== job 9967 ==
## lcd_top
module lcd_top(
  input clk,
  input rst,
  input PS2_CLK,
  input PS2_DATA,
  output [7:4] DB,
  output LCD_E,
  output LCD_RS,
  output LCD_RW,
  output [7:0] LED
  );
  wire busy;
  wire cmd;
  wire en;
  wire [7:0] data;
  snaptest LD1 (
    .clk(clk),
    .rst(rst),
    .busy(busy),
	 .PS2_CLK(PS2_CLK),
	 .PS2_DATA(PS2_DATA),
    .cmd(cmd),
    .en(en),
    .data(data),
	 .LED(LED)
    );
  lcd_controller LC1 (
    .clk(clk),
    .rst(rst),
    .en(en),
    .cmd(cmd),
    .data(data),
    .DB(DB),
    .LCD_E(LCD_E),
    .LCD_RS(LCD_RS),
    .LCD_RW(LCD_RW),
    .busy(busy)
    );
endmodule
make LEC_CHECK=0 CAP_MARGIN=20 CORE_ASPECT_RATIO=0.71 CORE_MARGIN=2 CORE_UTILIZATION=70 CTS_CLUSTER_SIZE=26 HOLD_SLACK_MARGIN=0.29 PLACE_DENSITY_LB_ADDON=0.0 SETUP_SLACK_MARGIN=2.03 SLEW_MARGIN=20 finish   # period 8.19 ns
run.sh (not shown) runs the stock make flow with config.mk's settings and CLKGATE_MAP_FILE=.
Both conditions hold for job 9967: the flow ran to the end and the final layout passed the timing, design-rule and antenna checks.
The inputs of job 9525 differ from those of job 9967 as listed below.
Settings: PLACE_DENSITY_LB_ADDON now 0.03, was 0.0; SETUP_SLACK_MARGIN now 2.02, was 2.03; CTS_CLUSTER_SIZE now 15, was 26; GPL_TIMING_DRIVEN now 1, previously not set; CTS_CLUSTER_DIAMETER now 329, previously not set; CORE_ASPECT_RATIO no longer set, was 0.71; CORE_UTILIZATION now 72, was 70; HOLD_SLACK_MARGIN no longer set, was 0.29; ABC_AREA now 1, previously not set.
==> results <==
In summary, job 9967 completed successfully, with a layout that passed the timing, design-rule and antenna checks. Job 9525 -> stages 100% | layout checks FAIL | capacitance limit, slew limit. Number of clock-tree buffers in the layout (higher): job 9525. Compared with job 9967, job 9525 shows worst setup timing slack at the placement stage higher by 32 ps. On portion of the post-synthesis area used by sequential elements: job 9525 sits below job 9967. Job 9525 ends up with higher footprint of the multi-input gates than job 9967 does. Count of non-filler cells in the finished layout was higher in the run labelled job 9525. Compared with job 9967, in job 9525 maximum fanout encountered on the critical timing path decreased 14; clock network power consumption moved down; fill cell instance count of the final layout rose by 86; storage element area saw little to no change. Compared with job 9967, job 9525 shows half-perimeter wire length of the detailed placement result higher by 6.5%. On violation count after the first detailed-route iteration: between job 9525 and job 9967, it ends up lower for job 9967.
The inputs of job 3297 differ from those of job 9525 as listed below.
Settings: SETUP_SLACK_MARGIN: 2.02 -> 1.92; PLACE_DENSITY_LB_ADDON: 0.03 -> unset; CTS_CLUSTER_DIAMETER: 329 -> unset; GPL_TIMING_DRIVEN: 1 -> unset; CTS_CLUSTER_SIZE: 15 -> unset.
Results
[flow] job 3297 | stages: complete | final checks: fail | reason: capacitance limit, slew limit, setup timing
Job 3297 vs job 9525: routed wire length up slightly
Lower internal power consumption goes to job 9525 over job 3297.
Clock skew ends up higher on job 3297.
Maximum resistive drop on vdd on job 3297 is up relative to job 9525.
Higher combined global-route utilization of all metal layers goes to job 3297 over job 9525.
Relative to job 3297, the following input files were edited for job 8744:
Settings: swapping 20 for 40 in SLEW_MARGIN; putting CTS_CLUSTER_DIAMETER at 400 where nothing was set; putting PLACE_DENSITY_LB_ADDON at 0.08 where nothing was set; putting CTS_CLUSTER_SIZE at 10 where nothing was set; swapping 1.92 for -0.69 in SETUP_SLACK_MARGIN.
[summary]
Job 8744 did not stop at any stage, and its layout met the timing, design-rule and antenna checks. Looking at highest layer used for signal routing, the met5 result is from job 3297; the met4 one comes from job 8744. Higher quantity of gates resized following cts among job 3297 and job 8744: job 3297. Per the comparison of job 8744 with job 3297, post-synthesis to final-layout area growth now sits lower; internal reg-to-reg setup slack now sits higher.
Input-level comparison between job 9352 and job 8744:
Settings: SETUP_SLACK_MARGIN changed from -0.69 to 2.35; CORE_UTILIZATION changed from 72 to 70; CTS_CLUSTER_DIAMETER removed (was 400); PLACE_DENSITY_LB_ADDON changed from 0.08 to 0.01; CTS_CLUSTER_SIZE removed (was 10); SLEW_MARGIN changed from 40 to 20; ABC_AREA removed (was 1).
The final layout from job 9352, which completed every stage, passed the timing, design-rule and antenna checks at the end of the flow.
Of the two values seen for endpoint of the worst setup timing path, LC1.buffer_data[5] was produced by job 8744 and LC1.buffer_data[7] by job 9352.
The clock group share of total power number comes out lower for job 8744 vs job 9352.
In terms of post-synthesis adder-cell area fraction, job 9352 and job 8744 differ only marginally.
Job 8744 has higher count of fill cells added during filler insertion than job 9352.
Input-level comparison between job 1659 and job 9352:
Settings: ABC_AREA: unset -> 1; PLACE_DENSITY_LB_ADDON: 0.01 -> 0.08; CORE_UTILIZATION: 70 -> 72; HOLD_SLACK_MARGIN: unset -> 0.3; CTS_CLUSTER_SIZE: unset -> 11; SETUP_SLACK_MARGIN: 2.35 -> 1.9; SLEW_MARGIN: 20 -> 40; CTS_CLUSTER_DIAMETER: unset -> 387.
## What came out
Final setup violation count came out exactly the same in job 9352 and job 1659.
For total via count after detailed routing, dividing the value from job 1659 by the value from job 9352 gives 1.2.
Going from job 9352 to job 1659, die footprint rose by 3.1%; met1 layer wirelength in the final routing now sits higher; global-route usage shrank by 0.79 points.

---

P:
lcd_top again, from the RTL that the note above started with.
Settings: LEC_CHECK=0, ABC_AREA=0, CAP_MARGIN=30, CELL_PAD_IN_SITES_DETAIL_PLACEMENT=1, CELL_PAD_IN_SITES_GLOBAL_PLACEMENT=3, CORE_ASPECT_RATIO=0.99, CORE_MARGIN=2, CORE_UTILIZATION=37, CTS_CLUSTER_DIAMETER=116, CTS_CLUSTER_SIZE=16, GPL_ROUTABILITY_DRIVEN=0, GPL_TIMING_DRIVEN=1, HOLD_SLACK_MARGIN=0.09, MAX_ROUTING_LAYER=met4, MIN_ROUTING_LAYER=met2, PLACE_DENSITY_LB_ADDON=0.08, SETUP_SLACK_MARGIN=3.59, SLEW_MARGIN=0, TNS_END_PERCENT=45; clock period 20.0 ns.
### P -> Q
==> flow/config.mk <==
export PLATFORM = sky130hd
export DESIGN_NAME = lcd_top
export DESIGN_NICKNAME = lcd_top
export VERILOG_FILES = /design/flow/design.v
export SDC_FILE = /design/flow/constraint.sdc
export NUM_CORES = 4
export LEC_CHECK = 0
export ABC_AREA = 1
export CAP_MARGIN = 20
export CORE_ASPECT_RATIO = 0.65
export CORE_MARGIN = 2
export CORE_UTILIZATION = 40
export PLACE_DENSITY_LB_ADDON = 0.13
export SLEW_MARGIN = 25
export TNS_END_PERCENT = 75
==> results <==
Q reports its highest routed metal layer as met5 while P reports met4.
Headroom to the max-slew limit in Q is 2.1 points higher than in P
P vs Q, termination of the worst setup path: LC1.head[3]$_DFFE_NP0P_ vs LC1.head[4]$_DFFE_NP0P_
Diff P -> Q: count of cells along the worst register-to-register path rose 1, average wire per standard cell fell about 22%.
Q ends up with a simple-gate area share of the yosys netlist that is 9.4 points higher than in P.
For the sequential share of layout area, Q came in 2.9 points lower than P did.
Between P and Q, the xor and xnor area share after synthesis is lower for Q.
Input changes introduced in R (baseline for comparison: Q):
-- flow/config.mk --
<<< Q, line 8
export ABC_AREA = 1
>>> R, line 8
<<< Q, line 10
export CORE_ASPECT_RATIO = 0.65
>>> R, line 9
export CORE_ASPECT_RATIO = 0.99
<<< Q, line 13
export PLACE_DENSITY_LB_ADDON = 0.13
export SLEW_MARGIN = 25
export TNS_END_PERCENT = 75
>>> R, line 12
export CTS_CLUSTER_DIAMETER = 116
export GPL_ROUTABILITY_DRIVEN = 0
export SLEW_MARGIN = 20
[summary]
- R ends up with lower worst reg2reg path depth than Q does.
- Final worst-path setup slack: Q and R compared, lower one is R
- The initial antenna violation count of R falls short of that of Q by 1.
- Comparing Q and R, the lower total power was measured on Q.
- Looking at cell with the largest stage delay on the worst path, the sky130_fd_sc_hd__buf_4 result is from R; the sky130_fd_sc_hd__buf_6 one comes from Q.
- Compared with Q, R improves wire length of the first global-routing pass.
- On total die size, R does better than Q.
- R and Q ended up with roughly the same hold slack.
- Taking Q as the reference, in R portion of the layout cell area used by clock cells has increased; via count fell about 22%; finished layout cell area now smaller; design internal power picked up an extra about 3.8%.
--- input diff R..S ---
-- flow/config.mk --
<<< R, line 8
>>> S, line 8
export ABC_AREA = 1
<<< R, line 11
export CORE_UTILIZATION = 40
>>> S, line 12
export CORE_UTILIZATION = 62
<<< R, line 14
>>> S, line 15
export GPL_TIMING_DRIVEN = 0
Findings:
Measured against R, the non-clock buffer count of S comes out at 3.8 times the reference value.
Register-to-register setup slack: S vs R down 0.32 ns
S against R; number of vias after detailed routing is up by more than a quarter.
Between R and S, post-layout instance area increased.
#### Input delta (T over S)
-- flow/config.mk --
<<< S, line 10
export CORE_ASPECT_RATIO = 0.99
>>> T, line 10
<<< S, line 12
export CORE_UTILIZATION = 62
export CTS_CLUSTER_DIAMETER = 116
export GPL_ROUTABILITY_DRIVEN = 0
export GPL_TIMING_DRIVEN = 0
>>> T, line 11
export CORE_UTILIZATION = 72
==> flow/constraint.sdc <==
create_clock -name core_clock -period 9.36 [get_ports {clk}]
set_input_delay 1.8720 -clock core_clock [delete_from_list [all_inputs] [get_ports {clk}]]
set_output_delay 1.8720 -clock core_clock [all_outputs]
set_load 0.01 [all_outputs]
## What came out
Result: PASS for each of T and S. T vs S — global-route wire length before repair dropped slightly. T reports a higher overall track demand over capacity in global routing than S does. Against S as the reference, T delivers a lower total of clock buffers placed in the layout. Looking at launching instance or port of the critical path, the LC1.head[0]$_DFFE_NP0P_ result is from T; the rst one comes from S. [T] setup slack fell 3.23 ns relative to S. The non-clock buffering overhead in the final layout of T is lower than that of S. met2 wire length for T is higher than for S. Power: T worse than S. Top-level port count came out exactly the same in T and S.

---

lcd_top again, from the RTL that the note above started with.
clock: 20.0 ns
lec_check: 0
cap_margin: 20
core_aspect_ratio: 0.65
core_margin: 2
core_utilization: 40
place_density_lb_addon: 0.16
slew_margin: 25
The baseline completed without violations.
==> next run, changes <==
Settings changed: ABC_AREA from default to 1, CAP_MARGIN 20 to 30, CORE_ASPECT_RATIO 0.65 to 0.99, CORE_UTILIZATION 40 to 62, CTS_CLUSTER_DIAMETER from default to 116, CTS_CLUSTER_SIZE from default to 16, GPL_ROUTABILITY_DRIVEN from default to 0, GPL_TIMING_DRIVEN from default to 0, MAX_ROUTING_LAYER from default to met4, PLACE_DENSITY_LB_ADDON 0.16 to 0.08, SLEW_MARGIN 25 to 20, TNS_END_PERCENT from default to 45.
Clock-buffer cell count stays the same.
Power shrinks by about 11%.
Design area grows by about 3.7%.
Hold slack got worse by 11 ps.
Non-clock buffer count grows by 96.
Final cell count grows by about 28%.
Global-route usage grows by 13 points.
==> next run, changes <==
Settings changed: CELL_PAD_IN_SITES_DETAIL_PLACEMENT from default to 1, HOLD_SLACK_MARGIN from default to 0.09, MIN_ROUTING_LAYER from default to met2, SETUP_SLACK_MARGIN from default to 3.59, SLEW_MARGIN 20 to 0.
Result: With this change the flow failed in global routing (5_1_grt) (GRT-0116); area after synthesis stays the same; synthesized cell count is unchanged; die size is unchanged.
==> next run, changes <==
Settings changed: CAP_MARGIN 30 to 20, CELL_PAD_IN_SITES_DETAIL_PLACEMENT 1 to default, CORE_ASPECT_RATIO 0.99 to 1.76, CORE_UTILIZATION 62 to 40, CTS_CLUSTER_DIAMETER 116 to default, CTS_CLUSTER_SIZE 16 to default, GPL_ROUTABILITY_DRIVEN 0 to default, HOLD_SLACK_MARGIN 0.09 to default, PLACE_DENSITY_LB_ADDON 0.08 to 0.06, SETUP_SLACK_MARGIN 3.59 to default, SLEW_MARGIN 0 to 25, TNS_END_PERCENT 45 to 65.
Clock period 20.0 ns to 15.3 ns, I/O delays scaled along.
Outcome: The changed run ran to the end with no violations. Die size increases by about 54%. Synthesized area is unchanged. Synthesized cell count stays the same.
==> next run, changes <==
Settings changed: ABC_AREA 1 to default, CORE_ASPECT_RATIO 1.76 to default, CORE_UTILIZATION 40 to 45, GPL_TIMING_DRIVEN 0 to default, MAX_ROUTING_LAYER met4 to default, MIN_ROUTING_LAYER met2 to default, PLACE_DENSITY_LB_ADDON 0.06 to default, SLEW_MARGIN 25 to 20, TNS_END_PERCENT 65 to default.
Clock period 15.3 ns to 14.7 ns, I/O delays scaled along.
Effect: Utilization increases by 5.4 points. Final cell count went down by 30%. Register-to-register slack improved by 720 ps. Via count shrinks by 47%. Non-clock buffer count came out lower by 95. Worst setup slack improved by 660 ps.
==> next run, changes <==
Settings changed: CORE_UTILIZATION 45 to 50, CTS_CLUSTER_SIZE from default to 92.
Clock period 14.7 ns to 12.1 ns, I/O delays scaled along.
What happened: The changed run finished with timing, DRC and antenna clean. First-iteration DRC count grows by about 60%. Via count grows by about 4.6%. Setup slack got worse by 1300 ps. Hold slack stays flat. Flip-flop count is unchanged. Combinational power grows by 25%. Global-route usage grows by 4.6 points.

---

== north ==
lcd_top again, from the RTL that the note above started with.
Settings: LEC_CHECK=0, ABC_AREA=1, CAP_MARGIN=20, CORE_MARGIN=2, CORE_UTILIZATION=72, CTS_CLUSTER_DIAMETER=329, GPL_TIMING_DRIVEN=1, PLACE_DENSITY_LB_ADDON=0.03, SETUP_SLACK_MARGIN=2.02, SLEW_MARGIN=20; clock period 8.86 ns.
--- input diff north..south ---
- putting HOLD_SLACK_MARGIN at 0.29 where nothing was set
- putting CTS_CLUSTER_SIZE at 17 where nothing was set
- swapping 8.86 for 8.19 in the clock period (ns, I/O delays scaled along)
Notes after the runs:
[south] total power fell about 5.4% relative to north. south vs. north: die outline area was more or less identical; sequential share of layout area went down by 0.54 points; number of global-route vias before repair went up by 3.2%; cell area after placement was more or less identical; total number of sequential cells was more or less identical. south vs. north: mean area per synthesized cell now sits at about the same level, maximum vdd ir drop now sits higher. On final-layout worst hold slack, north and south are neck and neck.

---

lcd_top again, from the RTL that the note above started with.
make LEC_CHECK=0 ABC_AREA=0 CAP_MARGIN=20 CELL_PAD_IN_SITES_GLOBAL_PLACEMENT=2 CORE_ASPECT_RATIO=1.7 CORE_MARGIN=10 CORE_UTILIZATION=58 CTS_CLUSTER_DIAMETER=256 GPL_ROUTABILITY_DRIVEN=0 GPL_TIMING_DRIVEN=1 HOLD_SLACK_MARGIN=0.13 MAX_ROUTING_LAYER=met5 PLACE_DENSITY_LB_ADDON=0.03 SETUP_SLACK_MARGIN=4.47 SLEW_MARGIN=30 TNS_END_PERCENT=15 finish   # period 19.1 ns
Then changed:
- ABC_AREA: 0 -> not set
- CELL_PAD_IN_SITES_GLOBAL_PLACEMENT: 2 -> not set
- CORE_ASPECT_RATIO: 1.7 -> not set
- CORE_MARGIN: 10 -> 2
- CORE_UTILIZATION: 58 -> 66
- CTS_CLUSTER_DIAMETER: 256 -> not set
- GPL_ROUTABILITY_DRIVEN: 0 -> not set
- GPL_TIMING_DRIVEN: 1 -> not set
- HOLD_SLACK_MARGIN: 0.13 -> not set
- MAX_ROUTING_LAYER: met5 -> not set
- PLACE_DENSITY_LB_ADDON: 0.03 -> not set
- SETUP_SLACK_MARGIN: 4.47 -> not set
- SLEW_MARGIN: 30 -> 20
- TNS_END_PERCENT: 15 -> not set
- clock period: 19.1 -> 12.3 ns (I/O delays scaled with it)
Sequential power rises by 56%.
Worst setup slack got worse by 2200 ps.
Total power rises by 65%.
Wire length rises by 1.8%.
Via count rises by 4.0%.
Clock skew barely changes.
Synthesized area stays the same.
Then changed:
- CORE_UTILIZATION: 66 -> 40
- clock period: 12.3 -> 14.7 ns (I/O delays scaled with it)
Clock power is lower by 16%.
Global-route usage is lower by 12 points.
Die area is higher by 64%.
Non-clock buffer count is higher by 9.
Final area is higher by 1.9%.
Sequential share of layout area is lower by 1.0 points.
Power is lower by 16%.
Routed wire length is lower by 1.6%.
Clock skew is lower by 4.5 ps.
Final cell count is higher by 14%.
Then changed:
- ABC_AREA: not set -> 1
- CORE_UTILIZATION: 40 -> 72
- CTS_CLUSTER_DIAMETER: not set -> 400
- clock period: 14.7 -> 8.19 ns (I/O delays scaled with it)
Final area grows by a few percent.
First-iteration DRC count grows by well over a third.
Wire length grows by about a fifth.
Count of clock-buffer cells in the layout shrinks by 5.
Via count grows by well over a third.
Die size shrinks by well over a third.
Global-route usage grows by 18 points.
Power grows by well over a third.
Clock power grows by well over a third.
Register-to-register slack got worse by 2800 ps.
Power is estimated from default activity; no workload was simulated.
